==> inputs of wip/amber <==
Design sd_card_top, start of the top module:
module sd_card_top
#(
	parameter  SPI_LOW_SPEED_DIV = 248,          
	parameter  SPI_HIGH_SPEED_DIV = 0            
)
(
	input            clk,
	input            rst,
	output           SD_nCS,                     
	output           SD_DCLK,                    
	output           SD_MOSI,                    
	input            SD_MISO,                    
	output           sd_init_done,               
	input            sd_sec_read,                
	input[31:0]      sd_sec_read_addr,           
	output[7:0]      sd_sec_read_data,           
	output           sd_sec_read_data_valid,     
	output           sd_sec_read_end,            
	input            sd_sec_write,               
	input[31:0]      sd_sec_write_addr,          
	input[7:0]       sd_sec_write_data,          
	output           sd_sec_write_data_req,      
	output           sd_sec_write_end            
);
wire[15:0]           spi_clk_div;                
wire                 cmd_req;                    
wire                 cmd_req_ack;                
wire                 cmd_req_error;              
wire[47:0]           cmd;                        
wire[7:0]            cmd_r1;                     
wire[15:0]           cmd_data_len;               
wire                 block_read_req;             
wire                 block_read_valid;           
wire[7:0]            block_read_data;            
wire                 block_read_req_ack;         
wire                 block_write_req;            
wire[7:0]            block_write_data;           
wire                 block_write_data_rd;        
wire                 block_write_req_ack;        
wire                 nCS_ctrl;                   
wire                 spi_wr_req;                 
wire                 spi_wr_ack;                 
wire[7:0]            spi_data_in;                
wire[7:0]            spi_data_out;               
wire[15:0]           clk_div;
sd_card_sec_read_write
#(
	.SPI_LOW_SPEED_DIV(SPI_LOW_SPEED_DIV),
	.SPI_HIGH_SPEED_DIV(SPI_HIGH_SPEED_DIV)
)
  ...
==> flow/config.mk <==
export PLATFORM = sky130hd
export DESIGN_NAME = sd_card_top
export DESIGN_NICKNAME = sd_card_top
export VERILOG_FILES = /design/flow/design.v
export SDC_FILE = /design/flow/constraint.sdc
export NUM_CORES = 4
export LEC_CHECK = 0
export ABC_AREA = 0
export CAP_MARGIN = 40
export CELL_PAD_IN_SITES_DETAIL_PLACEMENT = 1
export CELL_PAD_IN_SITES_GLOBAL_PLACEMENT = 1
export CORE_ASPECT_RATIO = 1.35
export CORE_MARGIN = 2
export CORE_UTILIZATION = 44
export CTS_CLUSTER_DIAMETER = 274
export CTS_CLUSTER_SIZE = 16
export GPL_ROUTABILITY_DRIVEN = 0
export GPL_TIMING_DRIVEN = 0
export HOLD_SLACK_MARGIN = 0.17
export MAX_ROUTING_LAYER = met4
export MIN_ROUTING_LAYER = met1
export PLACE_DENSITY_LB_ADDON = 0.09
export SETUP_SLACK_MARGIN = 0.01
export SLEW_MARGIN = 0
export TNS_END_PERCENT = 45
==> flow/constraint.sdc <==
create_clock -name core_clock -period 4.31 [get_ports {clk}]
set_input_delay 0.8620 -clock core_clock [delete_from_list [all_inputs] [get_ports {clk}]]
set_output_delay 0.8620 -clock core_clock [all_outputs]
set_load 0.01 [all_outputs]
run.sh (not shown) runs the stock make flow with config.mk's settings and CLKGATE_MAP_FILE=.
==> wip/indigo: changes against wip/amber <==
==> flow/config.mk (replaced) <==
export PLATFORM = sky130hd
export DESIGN_NAME = sd_card_top
export DESIGN_NICKNAME = sd_card_top
export VERILOG_FILES = /design/flow/design.v
export SDC_FILE = /design/flow/constraint.sdc
export NUM_CORES = 4
export LEC_CHECK = 0
export ABC_AREA = 1
export CAP_MARGIN = 20
export CORE_MARGIN = 2
export CORE_UTILIZATION = 70
export CTS_CLUSTER_DIAMETER = 205
export CTS_CLUSTER_SIZE = 15
export SLEW_MARGIN = 20
==> flow/constraint.sdc (replaced) <==
create_clock -name core_clock -period 2.24 [get_ports {clk}]
set_input_delay 0.4480 -clock core_clock [delete_from_list [all_inputs] [get_ports {clk}]]
set_output_delay 0.4480 -clock core_clock [all_outputs]
set_load 0.01 [all_outputs]
==> results <==
quantity	wip/indigo	wip/amber
Cells in synth_stat.txt	1192	1021
Sequential power share	53.8%	54.4%
Crit-path max FO	9	8
Part of the cycle the worst path needs	93.7%	75.7%
CP required	1.79 ns	4.68 ns
Register share after synthesis	51.1%	52.1%
Actual transition at the worst max-transition pin	1.01 ns	0.854 ns
CORE AREA	0.0138 mm^2	0.0218 mm^2
Run status	timing/DRC/antenna clean	timing/DRC/antenna clean
Fraction of power spent switching nets	23.7%	21.8%
Total Routing Usage GR	32.1%	24.7%
Die height	123 um	176 um
Wire length per cell after detailed routing	15.9 um	18.9 um
Reported combinational group power	0.618 mW	0.148 mW
Vias in the first global route	8369	8505
Total area of multi-input combinational cells	0.00411 mm^2	0.00430 mm^2
Clock transition at the registers of the reported paths	0.07 ns	0.08 ns
Inserted Clock Buffers	17	16

---

==> 07-24 <==
sd_card_top again, from the RTL that the note above started with.
make LEC_CHECK=0 ABC_AREA=0 CAP_MARGIN=40 CELL_PAD_IN_SITES_DETAIL_PLACEMENT=1 CELL_PAD_IN_SITES_GLOBAL_PLACEMENT=1 CORE_ASPECT_RATIO=1.35 CORE_MARGIN=2 CORE_UTILIZATION=44 CTS_CLUSTER_DIAMETER=274 CTS_CLUSTER_SIZE=16 GPL_ROUTABILITY_DRIVEN=0 GPL_TIMING_DRIVEN=0 HOLD_SLACK_MARGIN=0.11 MAX_ROUTING_LAYER=met4 MIN_ROUTING_LAYER=met2 PLACE_DENSITY_LB_ADDON=0.09 SETUP_SLACK_MARGIN=0.01 SLEW_MARGIN=0 TNS_END_PERCENT=55 finish   # period 4.31 ns
==> 12-26 (differences from 07-24) <==
Settings changed: CAP_MARGIN 40 to 5, CELL_PAD_IN_SITES_DETAIL_PLACEMENT 1 to not set, CELL_PAD_IN_SITES_GLOBAL_PLACEMENT 1 to not set, CORE_ASPECT_RATIO 1.35 to not set, CORE_UTILIZATION 44 to 72, CTS_CLUSTER_DIAMETER 274 to 201, CTS_CLUSTER_SIZE 16 to 14, GPL_ROUTABILITY_DRIVEN 0 to not set, GPL_TIMING_DRIVEN 0 to not set, HOLD_SLACK_MARGIN 0.11 to not set, MAX_ROUTING_LAYER met4 to not set, MIN_ROUTING_LAYER met2 to not set, PLACE_DENSITY_LB_ADDON 0.09 to not set, SETUP_SLACK_MARGIN 0.01 to 0.59, SLEW_MARGIN 0 to 20, TNS_END_PERCENT 55 to not set.
==> flow/constraint.sdc (replaced) <==
create_clock -name core_clock -period 2.4 [get_ports {clk}]
set_input_delay 0.4800 -clock core_clock [delete_from_list [all_inputs] [get_ports {clk}]]
set_output_delay 0.4800 -clock core_clock [all_outputs]
set_load 0.01 [all_outputs]
==> 02-28 (differences from 07-24) <==
Settings changed: ABC_AREA 0 to not set, CAP_MARGIN 40 to 30, CELL_PAD_IN_SITES_GLOBAL_PLACEMENT 1 to not set, CORE_ASPECT_RATIO 1.35 to not set, CORE_UTILIZATION 44 to 40, CTS_CLUSTER_DIAMETER 274 to not set, CTS_CLUSTER_SIZE 16 to not set, GPL_ROUTABILITY_DRIVEN 0 to not set, GPL_TIMING_DRIVEN 0 to not set, HOLD_SLACK_MARGIN 0.11 to not set, MAX_ROUTING_LAYER met4 to not set, MIN_ROUTING_LAYER met2 to not set, PLACE_DENSITY_LB_ADDON 0.09 to not set, SETUP_SLACK_MARGIN 0.01 to not set, SLEW_MARGIN 0 to 20, TNS_END_PERCENT 55 to not set.
==> flow/constraint.sdc (replaced) <==
create_clock -name core_clock -period 3.35 [get_ports {clk}]
set_input_delay 0.6700 -clock core_clock [delete_from_list [all_inputs] [get_ports {clk}]]
set_output_delay 0.6700 -clock core_clock [all_outputs]
set_load 0.01 [all_outputs]
==> 07-12 (differences from 07-24) <==
Settings changed: ABC_AREA 0 to not set, CAP_MARGIN 40 to 20, CELL_PAD_IN_SITES_DETAIL_PLACEMENT 1 to not set, CELL_PAD_IN_SITES_GLOBAL_PLACEMENT 1 to not set, CORE_ASPECT_RATIO 1.35 to not set, CORE_UTILIZATION 44 to 60, CTS_CLUSTER_DIAMETER 274 to not set, CTS_CLUSTER_SIZE 16 to 95, GPL_ROUTABILITY_DRIVEN 0 to not set, GPL_TIMING_DRIVEN 0 to not set, HOLD_SLACK_MARGIN 0.11 to not set, MAX_ROUTING_LAYER met4 to not set, MIN_ROUTING_LAYER met2 to not set, PLACE_DENSITY_LB_ADDON 0.09 to not set, SETUP_SLACK_MARGIN 0.01 to not set, SLEW_MARGIN 0 to 20, TNS_END_PERCENT 55 to not set.
==> flow/constraint.sdc (replaced) <==
create_clock -name core_clock -period 4.08 [get_ports {clk}]
set_input_delay 0.8160 -clock core_clock [delete_from_list [all_inputs] [get_ports {clk}]]
set_output_delay 0.8160 -clock core_clock [all_outputs]
set_load 0.01 [all_outputs]
==> comparison table <==
	07-12	07-24	12-26	02-28
Clock buf/inv share	6.19%	4.08%	-	7.09%
Max Clock Skew	14.1 ps	13.8 ps	-	21.5 ps
Detail Route Antenna Nets	0	0	-	0
Signal arrival time at the worst endpoint	3620 ps	3710 ps	-	3300 ps
Lkg Pwr	5.06 nW	5.03 nW	-	5.26 nW
Core utilization at floorplan	61.1%	44.5%	73.4%	41.0%
Share of the core filled with cells in the final layout	72.6%	53.1%	-	50.7%
Hold_sp	spi_master_m0.state[4]	spi_master_m0.state[5]	-	spi_master_m0.state[4]
Result of the run	timing/DRC/antenna clean	timing/DRC/antenna clean	aborted with a tool error	timing/DRC/antenna clean
Stage where the flow stopped	-	-	global routing	-
Sequential cell count	201	201	-	201
Data required time of the critical path	4480 ps	4690 ps	-	3750 ps
Detailed route wirelength on metal3	1320 um	9610 um	-	1560 um
Clock buffer count in the final layout	33	27	-	38
DRT met1 WL	10900 um	0 um	-	12200 um
Clock Power Share	47.6%	41.9%	-	51.2%
Antenna fix cells	0	0	-	0
CTS-repair resized insts	0	0	66	0
Fill cell total of the finished layout	1187	2549	-	2664
Power figures rest on the tool's default switching activity, not on a simulated workload.
